==> inputs of 06-05 <==
Design rv32i_core, start of the top module:
module rv32i_core(clk,rst,imem_data,dmem_rdata,  
                  imem_addr,dmem_addr,dmem_wdata,dmem_we,dmem_size  
                  );
    input         clk,rst;
    input  [31:0] imem_data;
    input  [31:0] dmem_rdata;
    output [31:0] imem_addr;
    output [31:0] dmem_addr;
    output [31:0] dmem_wdata;
    output        dmem_we;
    output [1:0]  dmem_size;
    wire        StallF,StallD,StallE,StallM,FlushD,FlushE,FlushW;
    wire [1:0]  ForwardAE,ForwardBE;
    wire        PCSrcE;
    wire [31:0] instrD,PCD,PCPlus4D;
    wire        RegWriteE,MemWriteE,JumpE,BranchE,ALUSrcE;
    wire [1:0]  ResultSrcE, MemSizeE;
    wire [3:0]  ALUCtrlE;
    wire [4:0]  Rs1E,Rs2E,RdE;
    wire [31:0] RD1E,RD2E,PCE,ExtImmE,PCPlus4E;
    wire        RegWriteM,MemWriteM,IsPerM;
    wire [1:0]  ResultSrcM, MemSizeM;
    wire [4:0]  RdM;
    wire [31:0] ALUResultM,WriteDataM,PCPlus4M,PCTargetE;
    wire        RegWriteW;
    wire [1:0]  ResultSrcW;
    wire [4:0]  RdW;
    wire [31:0] ALUResultW,ReadDataW,PCPlus4W;
    wire [31:0] ResultW;
    hazard_unit Hazard_Unit (
                             .Rs1D(instrD[19:15]),
                             .Rs2D(instrD[24:20]),
                             .Rs1E(Rs1E),
                             .Rs2E(Rs2E),
                             .RdE(RdE),
                             .PCSrcE(PCSrcE),
                             .ResultSrcE0(ResultSrcE[0]),
                             .RdM(RdM),
                             .RegWriteM(RegWriteM),
                             .RdW(RdW),
                             .RegWriteW(RegWriteW),
                             .proc_ready(1'b1),
                             .PENABLE(1'b1),
                             .IsPerM(1'b0), 
                             .StallF(StallF),
                             .StallD(StallD),
  ...
Settings: LEC_CHECK=0, ABC_AREA=1, CAP_MARGIN=10, CELL_PAD_IN_SITES_GLOBAL_PLACEMENT=2, CORE_MARGIN=10, CORE_UTILIZATION=24, CTS_CLUSTER_DIAMETER=207, GPL_TIMING_DRIVEN=0, MAX_ROUTING_LAYER=met4, MIN_ROUTING_LAYER=met2, SETUP_SLACK_MARGIN=-0.16, SLEW_MARGIN=5, TNS_END_PERCENT=60; clock period 13.9 ns.
run.sh (not shown) runs the stock make flow with config.mk's settings and CLKGATE_MAP_FILE=.
==> 11-15: changes against 06-05 <==
==> flow/config.mk (replaced) <==
export PLATFORM = sky130hd
export DESIGN_NAME = rv32i_core
export DESIGN_NICKNAME = rv32i_core
export VERILOG_FILES = /design/flow/design.v
export SDC_FILE = /design/flow/constraint.sdc
export NUM_CORES = 4
export LEC_CHECK = 0
export CAP_MARGIN = 20
export CORE_MARGIN = 10
export CORE_UTILIZATION = 40
export MAX_ROUTING_LAYER = met4
export PLACE_DENSITY_LB_ADDON = 0.29
export SLEW_MARGIN = 20
==> flow/constraint.sdc (replaced) <==
create_clock -name core_clock -period 8.5 [get_ports {clk}]
set_input_delay 1.7000 -clock core_clock [delete_from_list [all_inputs] [get_ports {clk}]]
set_output_delay 1.7000 -clock core_clock [all_outputs]
set_load 0.01 [all_outputs]
==> 09-14: changes against 06-05 <==
==> flow/config.mk (replaced) <==
export PLATFORM = sky130hd
export DESIGN_NAME = rv32i_core
export DESIGN_NICKNAME = rv32i_core
export VERILOG_FILES = /design/flow/design.v
export SDC_FILE = /design/flow/constraint.sdc
export NUM_CORES = 4
export LEC_CHECK = 0
export CAP_MARGIN = 0
export CORE_MARGIN = 3
export CORE_UTILIZATION = 58
export GPL_TIMING_DRIVEN = 1
export MAX_ROUTING_LAYER = met5
export MIN_ROUTING_LAYER = met1
export PLACE_DENSITY_LB_ADDON = 0.06
export SETUP_SLACK_MARGIN = -0.33
export SLEW_MARGIN = 20
==> flow/constraint.sdc (replaced) <==
create_clock -name core_clock -period 4.36 [get_ports {clk}]
set_input_delay 0.8720 -clock core_clock [delete_from_list [all_inputs] [get_ports {clk}]]
set_output_delay 0.8720 -clock core_clock [all_outputs]
set_load 0.01 [all_outputs]
==> 12-13: changes against 06-05 <==
==> flow/config.mk (replaced) <==
export PLATFORM = sky130hd
export DESIGN_NAME = rv32i_core
export DESIGN_NICKNAME = rv32i_core
export VERILOG_FILES = /design/flow/design.v
export SDC_FILE = /design/flow/constraint.sdc
export NUM_CORES = 4
export LEC_CHECK = 0
export CAP_MARGIN = 5
export CORE_MARGIN = 2
export CORE_UTILIZATION = 70
export CTS_CLUSTER_SIZE = 41
export SLEW_MARGIN = 20
==> flow/constraint.sdc (replaced) <==
create_clock -name core_clock -period 5.64 [get_ports {clk}]
set_input_delay 1.1280 -clock core_clock [delete_from_list [all_inputs] [get_ports {clk}]]
set_output_delay 1.1280 -clock core_clock [all_outputs]
set_load 0.01 [all_outputs]
==> summary of the runs <==
- The highest die area belongs to 06-05, the lowest to 12-13.
- In synthesized cell count, 11-15 and 09-14 do not differ.
- Between 11-15 and 09-14, the lower register-to-register slack is in 09-14 (gap 1.9 ns).
- 11-15 completed with no timing, DRC or antenna violations. 12-13 did not get past global routing (5_1_grt) on GRT-0116. 06-05 never finished: it broke off in global routing (5_1_grt). 09-14 completed and failed the layout checks on negative setup slack.
- Between 09-14 and 11-15, the lower clock skew is in 09-14 (gap 0.024 ns).
- Against 11-15, the count of clock-buffer cells in the layout of 09-14 is lower by 4.


==> inputs of umber <==
rv32i_core again, from the RTL that the note above started with.
clock: 5.78 ns
lec_check: 0
cap_margin: 35
core_margin: 2
core_utilization: 66
cts_cluster_size: 21
slew_margin: 30
==> inputs of harbor, as changes to umber <==
ABC_AREA = 1   (was not set)
CAP_MARGIN = 20   (was 35)
CELL_PAD_IN_SITES_DETAIL_PLACEMENT = 1   (was not set)
CORE_UTILIZATION = 40   (was 66)
CTS_CLUSTER_DIAMETER = 183   (was not set)
CTS_CLUSTER_SIZE = not set   (was 21)
GPL_ROUTABILITY_DRIVEN = 0   (was not set)
MIN_ROUTING_LAYER = met2   (was not set)
SLEW_MARGIN = 5   (was 30)
==> flow/constraint.sdc (replaced) <==
create_clock -name core_clock -period 12.3 [get_ports {clk}]
set_input_delay 2.4600 -clock core_clock [delete_from_list [all_inputs] [get_ports {clk}]]
set_output_delay 2.4600 -clock core_clock [all_outputs]
set_load 0.01 [all_outputs]
==> GITHUB_STEP_SUMMARY <==
### Yosys + OpenROAD results

| Metric | Value |
|---|---|
| Status | `aborted with a tool error` |
| Fail Step | `5_1_grt` |
| Err | `[ERROR GRT-0232] Routing congestion too high. Check the congestion heatmap in the GUI.` |
| GP Congestion | `1.076` |
| Chip area | `120300 sq um` |
| Xor/xnor share | `1.196%` |
| Synth Seq Share | `56.30%` |
The numbers above come from umber.

==> GITHUB_STEP_SUMMARY <==
### Yosys + OpenROAD results

| Metric | Value |
|---|---|
| Status | `aborted with a tool error` |
| FP Util | `40.16%` |
| CTS buffer count | `173` |
| M2 GR Usage | `61.58%` |
| Fail Step | `5_1_grt` |
| Err | `[ERROR GRT-0116] Global routing finished with congestion. Check the congestion regions in the DRC Viewer.` |
| Chip area | `201100 sq um` |
The numbers above come from harbor.



==> inputs of nickel <==
Starting RTL as in the previous note.
==> flow/design.v (excerpt) <==
module rv32i_core(clk,rst,imem_data,dmem_rdata,  
                  imem_addr,dmem_addr,dmem_wdata,dmem_we,dmem_size  
                  );
export LEC_CHECK = 0
export CAP_MARGIN = 15
export CORE_ASPECT_RATIO = 0.87
export CORE_MARGIN = 2
export CORE_UTILIZATION = 72
export CTS_CLUSTER_SIZE = 37
export HOLD_SLACK_MARGIN = 0.29
export SETUP_SLACK_MARGIN = 1.83
export SLEW_MARGIN = 20
export TNS_END_PERCENT = 10
create_clock -name core_clock -period 6.3 [get_ports {clk}]
==> maple: changes against nickel <==
- ABC_AREA: default -> 1
- CAP_MARGIN: 15 -> 20
- CELL_PAD_IN_SITES_DETAIL_PLACEMENT: default -> 2
- CORE_ASPECT_RATIO: 0.87 -> default
- CORE_UTILIZATION: 72 -> 52
- CTS_CLUSTER_DIAMETER: default -> 183
- CTS_CLUSTER_SIZE: 37 -> default
- GPL_ROUTABILITY_DRIVEN: default -> 0
- GPL_TIMING_DRIVEN: default -> 0
- HOLD_SLACK_MARGIN: 0.29 -> default
- MIN_ROUTING_LAYER: default -> met2
- SETUP_SLACK_MARGIN: 1.83 -> default
- SLEW_MARGIN: 20 -> 5
- TNS_END_PERCENT: 10 -> default
==> flow/constraint.sdc (replaced) <==
create_clock -name core_clock -period 12.3 [get_ports {clk}]
set_input_delay 2.4600 -clock core_clock [delete_from_list [all_inputs] [get_ports {clk}]]
set_output_delay 2.4600 -clock core_clock [all_outputs]
set_load 0.01 [all_outputs]
==> juniper: changes against nickel <==
- CAP_MARGIN: 15 -> 5
- CORE_ASPECT_RATIO: 0.87 -> default
- CORE_UTILIZATION: 72 -> 66
- CTS_CLUSTER_SIZE: 37 -> 35
- HOLD_SLACK_MARGIN: 0.29 -> default
- SETUP_SLACK_MARGIN: 1.83 -> default
- SLEW_MARGIN: 20 -> 30
- TNS_END_PERCENT: 10 -> default
==> flow/constraint.sdc (replaced) <==
create_clock -name core_clock -period 5.78 [get_ports {clk}]
set_input_delay 1.1560 -clock core_clock [delete_from_list [all_inputs] [get_ports {clk}]]
set_output_delay 1.1560 -clock core_clock [all_outputs]
set_load 0.01 [all_outputs]
==> onyx: changes against nickel <==
- CAP_MARGIN: 15 -> 20
- CORE_ASPECT_RATIO: 0.87 -> default
- PLACE_DENSITY: default -> 0.64
- SETUP_SLACK_MARGIN: 1.83 -> 1.23
- TNS_END_PERCENT: 10 -> default
==> flow/constraint.sdc (replaced) <==
create_clock -name core_clock -period 4.56 [get_ports {clk}]
set_input_delay 0.9120 -clock core_clock [delete_from_list [all_inputs] [get_ports {clk}]]
set_output_delay 0.9120 -clock core_clock [all_outputs]
set_load 0.01 [all_outputs]
==> qor summary <==
item                                                                                                               juniper                    onyx                  nickel                   maple
Outcome                                                                                             stopped before the end  stopped before the end  stopped before the end  stopped before the end
Stage where the flow stopped                                                                                global routing    clock tree synthesis          global routing      detailed placement
Buffer depth of the longest clock path                                                                                   3                       -                       3                       -
Post-placement cell area                                                                                      0.0854 sq mm            0.0883 sq mm            0.0835 sq mm                       -
Gate count of the mapped netlist                                                                                      5397                    5397                    5397                    8843
Syn Std Cell Area                                                                                             0.0776 sq mm            0.0776 sq mm            0.0776 sq mm            0.0790 sq mm
Dominant cell area share                                                                                             39.6%                   39.6%                   39.6%                   38.9%
Arithmetic-cell share of the synthesized area counting full adders, half adders and majority gates                   2.16%                   2.16%                   2.16%                   2.12%
Total number of placement rows                                                                                         125                     120                     112                     143
HPWL after detailed placement                                                                                    190000 um               223000 um               216000 um                       -
Setup Slack @ Placement                                                                                          -0.646 ns                -2.56 ns               -0.854 ns                       -
Post-synthesis cell type with the largest instance count                                                          edfxtp_1                edfxtp_1                edfxtp_1                  nor2_1
Number of different library cells in the post-synthesis netlist                                                        105                     105                     105                      57
Number of buffers added for setup after CTS                                                                             44                       -                      73                       -
Routability cong.                                                                                                     1.08                    1.12                    1.07                       -
Simple logic cell fraction of the synthesized area                                                                   7.31%                   7.31%                   7.31%                   20.5%
Post-cts repair resize count                                                                                           285                       -                     280                       -


==> 12-18: inputs <==
Starting RTL as in the previous note.
Settings: LEC_CHECK=0, CAP_MARGIN=0, CORE_MARGIN=3, CORE_UTILIZATION=65, CTS_CLUSTER_SIZE=35, GPL_TIMING_DRIVEN=1, MAX_ROUTING_LAYER=met5, MIN_ROUTING_LAYER=met1, PLACE_DENSITY=0.6, SETUP_SLACK_MARGIN=-0.33, SLEW_MARGIN=20; clock period 4.36 ns.
==> 03-14 (differences from 12-18) <==
Settings changed: CAP_MARGIN 0 to 20, CORE_MARGIN 3 to 2, CORE_UTILIZATION 65 to 72, CTS_CLUSTER_DIAMETER set to 357, CTS_CLUSTER_SIZE 35 to 37, GPL_TIMING_DRIVEN 1 to not set, HOLD_SLACK_MARGIN set to -0.05, MAX_ROUTING_LAYER met5 to not set, MIN_ROUTING_LAYER met1 to not set, PLACE_DENSITY 0.6 to not set, SETUP_SLACK_MARGIN -0.33 to 1.83.
==> flow/constraint.sdc (replaced) <==
create_clock -name core_clock -period 6.3 [get_ports {clk}]
set_input_delay 1.2600 -clock core_clock [delete_from_list [all_inputs] [get_ports {clk}]]
set_output_delay 1.2600 -clock core_clock [all_outputs]
set_load 0.01 [all_outputs]
==> impl_metrics.toml <==
# flow metrics
[die]
chipArea_sq_um = 124000
die_w_um = 352
core-area_sq_um = 118000

[placed_design]
placed_cells = 7741
hpwlAfterDp_mm = 199
place_area_sq_um = 88900
place_ws_ps = -2600
gp_congestion = 1.10

[status]
status = "stopped before the end"
lastStage = "5_1_grt"

[clock_network]
postCtsSetupRepairBufs = 16
cts_max_level = 4
(the above is from 12-18)
==> impl_metrics.toml <==
# flow metrics
[status]
status = "stopped before the end"
lastStage = "5_1_grt"
firstError = "[ERROR GRT-0232] Routing congestion too high. Check the congestion heatmap in the GUI."

[placed_design]
hpwlAfterDp_mm = 196
placed_cells = 6969
gp_congestion = 1.10
place_area_sq_um = 83300
place_ws_ps = -640

[global_route]
grt.total_usage_pct = 88.4
grt-ovfl-total = 644

[die]
chipArea_sq_um = 110000
die_w_um = 332
core-area_sq_um = 107000

[clock_network]
postCtsSetupRepairBufs = 48
cts_max_level = 2

[yosys]
synth_area_per_cell_sq_um = 14.4
yosys-top-cells-area = "edfxtp_1, mux4_2, dfrtp_1"
synth_flops = 1541
(the above is from 03-14)


==> inputs of job 1333 <==
Starting RTL as in the previous note.
// rv32i_core
module rv32i_core(clk,rst,imem_data,dmem_rdata,  
                  imem_addr,dmem_addr,dmem_wdata,dmem_we,dmem_size  
                  );
clock: 4.91 ns
lec_check: 0
abc_area: 1
cap_margin: 20
core_margin: 2
core_utilization: 68
cts_cluster_diameter: 253
cts_cluster_size: 95
place_density: 0.37
setup_slack_margin: 1.2
slew_margin: 20
tns_end_percent: 10
==> job 2261: changes against job 1333 <==
- CAP_MARGIN: 20 -> 0
- CELL_PAD_IN_SITES_DETAIL_PLACEMENT: default -> 2
- CORE_UTILIZATION: 68 -> 71
- CTS_CLUSTER_DIAMETER: 253 -> 183
- CTS_CLUSTER_SIZE: 95 -> 35
- GPL_ROUTABILITY_DRIVEN: default -> 0
- GPL_TIMING_DRIVEN: default -> 0
- MAX_ROUTING_LAYER: default -> met4
- MIN_ROUTING_LAYER: default -> met2
- PLACE_DENSITY: 0.37 -> default
- SETUP_SLACK_MARGIN: 1.2 -> default
- SLEW_MARGIN: 20 -> 5
- TNS_END_PERCENT: 10 -> default
==> flow/constraint.sdc (replaced) <==
create_clock -name core_clock -period 12.3 [get_ports {clk}]
set_input_delay 2.4600 -clock core_clock [delete_from_list [all_inputs] [get_ports {clk}]]
set_output_delay 2.4600 -clock core_clock [all_outputs]
set_load 0.01 [all_outputs]
==> summary of the runs <==
Job 1333 aborted during global routing. Job 2261 ended with an error in detailed placement.
Against job 2261, the die size of job 1333 is higher by about 4.4%.
In synthesized cell count, job 2261 and job 1333 do not differ.
Synthesized area is the same in job 1333 and job 2261.
==> figures <==
| metric | job 1333 | job 2261 |
|---|---|---|
| Outcome | aborted with a tool error | aborted with a tool error |
| Stage where the flow stopped | global routing | detailed placement |
| # rows | 125 | 122 |
| Number of warnings issued by yosys | 13 | 13 |
| Height of the die | 344.9 um | 337.6 um |
| Top-level I/O count | 165 | 165 |
| X dimension of the die | 344.9 um | 337.6 um |
| Cell count in the Yosys report | 8843 | 8843 |
| Total Die Area | 119000 um2 | 114000 um2 |
| Area of the core | 115700 um2 | 110500 um2 |
| Portion of synthesized cell area occupied by the leading cell type | 38.91% | 38.91% |
| Floorplan Utilization | 68.28% | 71.51% |
| Xor/xnor share of the synthesized area | 0.9642% | 0.9642% |
